== job 1173 ==
// TL_UART
module TL_UART #(
    parameter [15:0] C_DEFAULT_BAUD_RATE = 16'd868,
    parameter C_DEFAULT_TX_ON = 1,
    parameter C_DEFAULT_RX_ON = 1,
    parameter C_TILELINK_ID_WIDTH = 1
) (
    input  wire                           uart_clock_i,
    input  wire                           uart_reset_i,
    input  wire [                    2:0] uart_a_opcode,
    input  wire [                    2:0] uart_a_param,
    input  wire [                    2:0] uart_a_size,
    input  wire [C_TILELINK_ID_WIDTH-1:0] uart_a_source,
    input  wire [                   11:0] uart_a_address,
    input  wire [                    3:0] uart_a_mask,
    input  wire [                   31:0] uart_a_data,
    input  wire                           uart_a_corrupt,
    input  wire                           uart_a_valid,
    output wire                           uart_a_ready,
    output wire [                    2:0] uart_d_opcode,
    output wire [                    1:0] uart_d_param,
    output wire [                    2:0] uart_d_size,
  ...
Size: roughly 1,800 cells after synthesis, about 700 flip-flops, ~110 I/O pins.
make LEC_CHECK=0 CAP_MARGIN=20 CORE_MARGIN=2 CORE_UTILIZATION=58 PLACE_DENSITY=0.6 SLEW_MARGIN=20 finish   # period 6.56 ns
run.sh (not shown) runs the stock make flow with config.mk's settings and CLKGATE_MAP_FILE=.
--- input diff job 1173..job 5844 ---
diff --git a/flow/config.mk b/flow/config.mk
--- a/flow/config.mk
+++ b/flow/config.mk
@@ -9,3 +9,3 @@
 export CORE_MARGIN = 2
-export CORE_UTILIZATION = 58
+export CORE_UTILIZATION = 40
 export PLACE_DENSITY = 0.6
==> flow/constraint.sdc <==
create_clock -name core_clock -period 5.22 [get_ports {uart_clock_i}]
set_input_delay 1.0440 -clock core_clock [delete_from_list [all_inputs] [get_ports {uart_clock_i}]]
set_output_delay 1.0440 -clock core_clock [all_outputs]
set_load 0.01 [all_outputs]
[summary]
- Job 5844: total wirelength of the detailed-routed design is 8.0% higher than what job 1173 reported.
- Uppermost layer routed = met5: job 5844; uppermost layer routed = met4: job 1173
- Job 5844 vs job 1173 — chip area rose about 44%.
- Compared with job 1173, job 5844 shows first-pass GRT wire length higher by 5.5%.
- Setup slack in job 5844 is smaller than in job 1173.
- Compare job 1173 and job 5844 | clock share of power lower: job 1173
- Switching component of the power, job 1173 and job 5844, higher one = job 5844.
- Diff job 5844..job 1173 | instance count of the mapped netlist | unchanged
- Job 5844 -> job 1173: total of hold buffers inserted after clock tree synthesis delta 0, exact match
diff inputs: job 5844 => job 2756
diff --git a/flow/config.mk b/flow/config.mk
--- a/flow/config.mk
+++ b/flow/config.mk
@@ -7,5 +7,6 @@
 export LEC_CHECK = 0
+export ABC_AREA = 1
 export CAP_MARGIN = 20
 export CORE_MARGIN = 2
-export CORE_UTILIZATION = 40
+export CORE_UTILIZATION = 68
 export PLACE_DENSITY = 0.6
==> flow/constraint.sdc <==
create_clock -name core_clock -period 7.91 [get_ports {uart_clock_i}]
set_input_delay 1.5820 -clock core_clock [delete_from_list [all_inputs] [get_ports {uart_clock_i}]]
set_output_delay 1.5820 -clock core_clock [all_outputs]
set_load 0.01 [all_outputs]
==> results <==
Job 2756: path depth of the worst reg2reg path 3 above job 5844
From job 5844 to job 2756 the numbers moved as follows: layout-stage area growth over the synthesis result moved down, multi-input logic portion of the cell area rose by 0.63 points, proportion of power drawn by combinational gates rose 1.2 points.
Synthesized cell count: higher on job 2756
The final reports for job 2756 and job 5844 show power per standard cell area lower in the former.
Job 2756 leaves more setup margin than job 5844.
Taking job 5844 over job 2756, the number of tap cells inserted ratio works out to 1.6.
For job 6390, these inputs were changed with respect to job 2756:
diff --git a/flow/config.mk b/flow/config.mk
--- a/flow/config.mk
+++ b/flow/config.mk
@@ -10,3 +10,3 @@
 export CORE_MARGIN = 2
-export CORE_UTILIZATION = 68
+export CORE_UTILIZATION = 65
 export PLACE_DENSITY = 0.6
==> flow/constraint.sdc <==
create_clock -name core_clock -period 5.79 [get_ports {uart_clock_i}]
set_input_delay 1.1580 -clock core_clock [delete_from_list [all_inputs] [get_ports {uart_clock_i}]]
set_output_delay 1.1580 -clock core_clock [all_outputs]
set_load 0.01 [all_outputs]
==> results <==
Taking job 2756 as the reference, in job 6390 total clock buffers created by CTS up 1.4%; fraction of the core area covered by cells at the end of the flow fell 3.0 points; total stage count of the critical path moved up; instance area at placement flat; part of the power in the clock network increased 1.7 points. On maximum VDD drop, the higher figure sits with job 6390, not job 2756. Job 6390 did not stop at any stage, and its layout met the timing, design-rule and antenna checks. In job 6390, the sequential power came out 37% above the value in job 2756. [compare] base=job 2756 new=job 6390: critical-path maximum fanout lower, cell-internal power higher, count of clock-buffer cells in the layout lower.
The inputs of job 1400 differ from those of job 6390 as listed below.
diff --git a/flow/config.mk b/flow/config.mk
--- a/flow/config.mk
+++ b/flow/config.mk
@@ -7,3 +7,2 @@
 export LEC_CHECK = 0
-export ABC_AREA = 1
 export CAP_MARGIN = 20
==> flow/constraint.sdc <==
create_clock -name core_clock -period 10.1 [get_ports {uart_clock_i}]
set_input_delay 2.0200 -clock core_clock [delete_from_list [all_inputs] [get_ports {uart_clock_i}]]
set_output_delay 2.0200 -clock core_clock [all_outputs]
set_load 0.01 [all_outputs]
Results
Diff job 6390 and job 1400: layout overhead on the synthesized area lower in job 6390
Job 1400: final standard cell utilization of the core 0.82 points above job 6390
Job 1400 does better than job 6390 on total number of vias.
Job 1400 vs. job 6390: simple-gate share of the synthesized area now sits lower; maximum number of pins on one net before global-route repair now sits lower.
Job 1400: fraction of the cycle the final worst path needs is 14 points lower than what job 6390 reported.
Compared with job 6390, job 1400 shows a lower logic gate share of total power.
Worst hold slack across all endpoints of job 6390 is on par with job 1400.
Edits applied to the flow inputs when going from job 1400 to job 4636:
diff --git a/flow/config.mk b/flow/config.mk
--- a/flow/config.mk
+++ b/flow/config.mk
@@ -9,4 +9,5 @@
 export CORE_MARGIN = 2
-export CORE_UTILIZATION = 65
+export CORE_UTILIZATION = 72
 export PLACE_DENSITY = 0.6
+export SETUP_SLACK_MARGIN = 0.22
 export SLEW_MARGIN = 20
==> flow/constraint.sdc <==
create_clock -name core_clock -period 2.63 [get_ports {uart_clock_i}]
set_input_delay 0.5260 -clock core_clock [delete_from_list [all_inputs] [get_ports {uart_clock_i}]]
set_output_delay 0.5260 -clock core_clock [all_outputs]
set_load 0.01 [all_outputs]
==> comparison <==
For met2 wirelength from detailed routing, dividing the value from job 4636 by the value from job 1400 gives 1.5.
Completing all stages was not enough for job 4636: its layout failed the final checks because of setup timing.
Job 1400 has higher flop share of the area than job 4636.
From job 1400 to job 4636 the numbers moved as follows: clock buffer count from CTS went down by about 5.6%, average via count per standard cell shows an increase of about 20%, share of total power in combinational logic now sits higher, final critical-path setup slack decreased 5460 ps, total power per unit cell area now larger.
Job 1400 was smaller in final cell area than job 4636.
[compare] base=job 1400 new=job 4636: combinational fraction of the cell area shrank by 0.25 points; power share of the clock group shrank by 0.2 points; clock-pin transition on the worst setup and hold timing paths held steady.
No activity file was given, so power comes from the tool's default toggle rates.
